## red
## acc_cpu
module acc_cpu(
	input clk,
	input rst,
	output [7:0] imem_addr,
	input [15:0] imem_rdata,
	output reg dmem_req,
	output reg dmem_we,
	output reg [7:0] dmem_addr,
	output [7:0] dmem_wdata,
	input dmem_ack,
	input [7:0] dmem_rdata,
	input [7:0] in_data,
	input in_valid,
	output in_ready,
	output [7:0] out_data,
	output out_valid,
	input out_ready,
	output halted,
	output [7:0] acc,
	output flag_c,
	output flag_z,
	output flag_v
);
Size: ~910 cells after synthesis, ~120 flip-flops.
export LEC_CHECK = 0
export CAP_MARGIN = 0
export CELL_PAD_IN_SITES_GLOBAL_PLACEMENT = 0
export CORE_MARGIN = 2
export CORE_UTILIZATION = 72
export CTS_CLUSTER_DIAMETER = 82
export GPL_ROUTABILITY_DRIVEN = 1
export MIN_ROUTING_LAYER = met1
export PLACE_DENSITY_LB_ADDON = 0.27
export SLEW_MARGIN = 5
export TNS_END_PERCENT = 75
create_clock -name core_clock -period 4.71 [get_ports {clk}]
run.sh (not shown) runs the stock make flow with config.mk's settings and CLKGATE_MAP_FILE=.
STATUS run=red STAGES=ALL_DONE FINAL_CHECKS=FAILED CAUSE=setup timing
Edits applied to the flow inputs when going from red to blue:
- removing GPL_ROUTABILITY_DRIVEN (formerly 1)
- removing CELL_PAD_IN_SITES_GLOBAL_PLACEMENT (formerly 0)
- changing CTS_CLUSTER_DIAMETER from 82 to 96
- removing MIN_ROUTING_LAYER (formerly met1)
- removing TNS_END_PERCENT (formerly 75)
- changing CAP_MARGIN from 0 to 20
- setting ABC_AREA to 1 for the first time
- changing SLEW_MARGIN from 5 to 20
- changing the clock period (ns, I/O delays scaled along) from 4.71 to 4.18
Findings:
Status(blue) = ERROR, stage = global routing. Looking at number of standard-cell rows in the floorplan, blue sits below red. Going from red to blue, synthesized area shrank by a few percent. blue against red: area share of and/or/nand/nor cells after synthesis climbed 1.8 points; post-placement cell count increased 160; post-detailed-placement cell area decreased by 2.0% relative to the old numbers; count of buffers added by post-CTS timing repair for setup rose by 16. Per the comparison of blue with red, multiplexer share of the synthesized area moved down, buffer levels on the longest clock path level, net count after synthesis moved up, area of the die moved down. Die span in y of blue falls short of that of red slightly.
Modified inputs, green compared to blue
- PLACE_DENSITY_LB_ADDON: 0.27 -> unset
- PLACE_DENSITY: unset -> 0.79
- ABC_AREA: 1 -> unset
- CTS_CLUSTER_DIAMETER: 96 -> unset
- the clock period (ns, I/O delays scaled along): 4.18 -> 4.84
- green: flow complete, layout not clean; failing: setup timing
- Chip height ends up higher on green.
- Compared with blue, green shows synthesized cell count lower by 138.
- green vs blue: mean cell area of the mapped netlist up by more than 10%
- green ends up with higher total cell area at the placement stage than blue does.
- When green is measured against blue, its core box area turns out 4.7% higher.
- Between green and blue, the number of distinct library cells after synthesis is higher for green.
Setup changes, green to orange
- putting CTS_CLUSTER_SIZE at 76 where nothing was set
- clearing PLACE_DENSITY, which used to be 0.79
- putting CTS_CLUSTER_DIAMETER at 96 where nothing was set
- putting ABC_AREA at 1 where nothing was set
- putting PLACE_DENSITY_LB_ADDON at 0.27 where nothing was set
- swapping 4.84 for 4.86 in the clock period (ns, I/O delays scaled along)
==> results <==
To summarise orange: no stage aborted, but the layout did not pass its checks, failing on setup timing. Minimum clock period delta for orange relative to green: 59 ps higher. Clock network power share ended up 2.9 points lower on orange than on green. ~same footprint of the flip-flops and latches in green and orange. Number of signal-net buffers in the layout in orange is 1 lower than in green. Going from green to orange, worst hold margin now sits lower; worst setup slack after layout now sits lower; initial detailed-routing violation count now sits higher; total length of routed met3 wires now sits higher; area added between synthesis and finish now sits higher. Re clock insertion delay at the later pin of the skew report: orange is 20 ps down on green. | delay contributed by the slowest stage of the critical path | green vs orange | ≈ equal |.

========
alpha:
Starting RTL as in the previous note.
==> flow/design.v (excerpt) <==
module acc_cpu(
	input clk,
	input rst,
	output [7:0] imem_addr,
	input [15:0] imem_rdata,
	output reg dmem_req,
	output reg dmem_we,
	output reg [7:0] dmem_addr,
	output [7:0] dmem_wdata,
	input dmem_ack,
	input [7:0] dmem_rdata,
	input [7:0] in_data,
	input in_valid,
	output in_ready,
	output [7:0] out_data,
	output out_valid,
	input out_ready,
	output halted,
	output [7:0] acc,
	output flag_c,
	output flag_z,
	output flag_v
);
parameter S_F0 = 4'd0;    
parameter S_F1 = 4'd1;    
parameter S_DEC = 4'd2;   
parameter S_IND = 4'd3;   
parameter S_MEM = 4'd4;   
parameter S_EX = 4'd5;    
parameter S_ST = 4'd6;    
parameter S_MUL = 4'd7;   
parameter S_DIV = 4'd8;   
parameter S_DIVW = 4'd9;  
parameter S_IN = 4'd10;   
parameter S_OUT = 4'd11;  
parameter S_NX = 4'd12;   
parameter S_HLT = 4'd13;  
reg [3:0] state;
reg [7:0] pc, npc;
reg [15:0] ir;
reg [7:0] ACC;
reg C, Z, V;
reg [7:0] mdata;
reg [7:0] JSRaddrReg;
reg [7:0] InteruptAdrReg;
reg [3:0] HVPIReg;
reg [7:0] MULreg, MULreg2;
reg [7:0] DIVreg;
reg ev_ov, ev_bi, ev_ba;
wire [4:0] op = ir[15:11];
wire [2:0] mode = ir[10:8];
wire [7:0] imm = ir[7:0];
wire is_alu = (op[4:3] == 2'b00);
wire is_ld = (op == 5'b01000);
wire is_st = (op == 5'b01001);
wire is_shl = (op == 5'b01010);
wire is_shr = (op == 5'b01011);
wire is_in = (op == 5'b01100);
wire is_out = (op == 5'b01101);
wire is_hlt = (op == 5'b01110);
wire is_hv = (op == 5'b01111);
wire is_mul = (op == 5'b11000);
wire is_div = (op == 5'b11001);
wire is_br = (op == 5'b11010);
wire is_bz = (op == 5'b11011);
wire is_jsr = (op == 5'b11100);
wire is_rts = (op == 5'b11101);
wire is_rti = (op == 5'b11110);
wire is_bad = (op[4:3] == 2'b10) || (op == 5'b11111);
wire bad_mode = (is_alu || is_ld) && (mode > 3'd2);
reg [7:0] alu_b;
reg [2:0] alu_ctl;
wire [7:0] alu_out;
wire alu_c, alu_v, alu_z;
  ...
export LEC_CHECK = 0
export ABC_AREA = 1
export CAP_MARGIN = 40
export CORE_MARGIN = 2
export CORE_UTILIZATION = 72
export CTS_CLUSTER_DIAMETER = 374
export CTS_CLUSTER_SIZE = 93
export PLACE_DENSITY = 0.6
export SLEW_MARGIN = 20
create_clock -name core_clock -period 2.41 [get_ports {clk}]
No final results exist for alpha, since it was stopped by error DPL-0038 during 4_1_cts.
--- input diff alpha..beta ---
- CTS_CLUSTER_DIAMETER removed (was 374)
- CTS_CLUSTER_SIZE removed (was 93)
- CAP_MARGIN changed from 40 to 20
- ABC_AREA removed (was 1)
- CORE_UTILIZATION changed from 72 to 40
- the clock period (ns, I/O delays scaled along) changed from 2.41 to 7.0
Results
- beta reached the final stage; the timing, design-rule and antenna checks on its layout passed.
- alpha has higher number of placed instances with taps included than beta.
- Note that the synthesized cell count recorded for alpha amounts to 1.15 times the value seen in beta.
- Going from alpha to beta, number of distinct library cells after synthesis has increased; post-synthesis share of cell area spent on xor and xnor gates has increased.
- From alpha to beta the numbers moved as follows: overall chip area +83%, yosys stat chip area went up 3.8%, net count after synthesis now sits lower, chip width increased 37 µm.
What gamma does differently from beta at the input level:
- CORE_UTILIZATION changed from 40 to 70
- ABC_AREA newly set to 1
- PLACE_DENSITY changed from 0.6 to 0.36
- GPL_TIMING_DRIVEN newly set to 0
- TNS_END_PERCENT newly set to 65
Notes after the runs:
- Compared to beta, gamma has combinational share of power 7.4 points higher.
- Between beta and gamma, the cell count went up.
- Taking beta as the reference, in gamma clock share of power shows a reduction of 3.9 points; shortest clock period the worst path allows after layout shows an increase of 0.21 ns; area fraction in mux cells shows a reduction of 8.5 points.
- Looking at logic gate fraction of the total cell area, gamma sits below beta.
- Going from beta to gamma, the share of the cycle needed by the critical path after routing was found to have gone up by 3.0 points.
- Summary of gamma over beta: via count of the first global-routing pass increased by about 33% relative to the old numbers, worst-case vdd ir drop increased by 47% relative to the old numbers, share of synthesized cell area in full adder, half adder and majority cells increased by 0.20 points relative to the old numbers.
Changes in delta relative to gamma:
- CTS_CLUSTER_SIZE now 99, previously not set
- CORE_UTILIZATION now 47, was 70
- PLACE_DENSITY now 0.6, was 0.36
- CTS_CLUSTER_DIAMETER now 204, previously not set
- TNS_END_PERCENT now 10, was 65
- GPL_TIMING_DRIVEN no longer set, was 0
- CORE_ASPECT_RATIO now 1.15, previously not set
[compare] base=gamma new=delta: part of the total power dissipated in combinational logic decreased 2.0 points; DRC marker count from the first detailed-route iteration decreased 1088. As far as synthesized cell count goes, delta and gamma are indistinguishable; the numbers are identical. The flow did not stop early for delta: all stages ran, and the layout cleared the timing, design-rule and antenna checks. Comparing power share of the clock group for delta and gamma, the smaller number came from gamma. In the flow results for delta and gamma, the worst setup slack is smaller on gamma. | wire length | higher: gamma |.
> inputs changed (delta -> epsilon)
- CORE_UTILIZATION changed from 47 to 40
- CTS_CLUSTER_SIZE changed from 99 to 100
- CTS_CLUSTER_DIAMETER changed from 204 to 387
- CORE_ASPECT_RATIO changed from 1.15 to 1.86
- ABC_AREA changed from 1 to 0
- TNS_END_PERCENT changed from 10 to 15
- HOLD_SLACK_MARGIN newly set to -0.03
- PLACE_DENSITY removed (was 0.6)
Compared with delta, epsilon shows a higher detailed route wirelength on metal2.
Between epsilon and delta, the signed area change from the synthesized netlist to the final layout does not differ in any meaningful way.
Sort epsilon and delta by synthesized area per cell desc -> top: epsilon

========
== 12-04 ==
acc_cpu again, from the RTL that the note above started with.
Design acc_cpu, start of the top module:
module acc_cpu(
	input clk,
	input rst,
	output [7:0] imem_addr,
	input [15:0] imem_rdata,
	output reg dmem_req,
	output reg dmem_we,
	output reg [7:0] dmem_addr,
	output [7:0] dmem_wdata,
	input dmem_ack,
	input [7:0] dmem_rdata,
	input [7:0] in_data,
	input in_valid,
	output in_ready,
	output [7:0] out_data,
	output out_valid,
	input out_ready,
	output halted,
	output [7:0] acc,
	output flag_c,
	output flag_z,
	output flag_v
);
Settings: LEC_CHECK=0, ABC_AREA=1, CAP_MARGIN=40, CORE_ASPECT_RATIO=1.4, CORE_MARGIN=2, CORE_UTILIZATION=72, CTS_CLUSTER_DIAMETER=374, CTS_CLUSTER_SIZE=93, PLACE_DENSITY=0.6, SLEW_MARGIN=20; clock period 2.41 ns.
The flow ended early for 12-04: it failed with a tool error in clock tree synthesis.
[inputs] 01-27 vs 12-04
# 12-04
export LEC_CHECK = 0
export ABC_AREA = 1
export CAP_MARGIN = 40
export CORE_ASPECT_RATIO = 1.4
export CORE_MARGIN = 2
export CORE_UTILIZATION = 72
export CTS_CLUSTER_DIAMETER = 374
export CTS_CLUSTER_SIZE = 93
export PLACE_DENSITY = 0.6
export SLEW_MARGIN = 20
create_clock -name core_clock -period 2.41 [get_ports {clk}]
# 01-27
export LEC_CHECK = 0
export ABC_AREA = 1
export CAP_MARGIN = 0
export CORE_MARGIN = 2
export CORE_UTILIZATION = 72
export CTS_CLUSTER_DIAMETER = 277
export CTS_CLUSTER_SIZE = 37
export PLACE_DENSITY = 0.6
export SETUP_SLACK_MARGIN = 0.29
export SLEW_MARGIN = 20
create_clock -name core_clock -period 1.76 [get_ports {clk}]
==> results <==
01-27 never completed; the flow aborted with a tool error in detailed placement.
Diff 12-04 -> 01-27: number of top-level design ports saw little to no change; basic-gate share of the synthesized area counting and, or, nand and nor cells saw little to no change.
Core footprint down 0.64% in 01-27 wrt 12-04
~same die outline area in 12-04 and 01-27
Power is estimated from default activity; no workload was simulated.
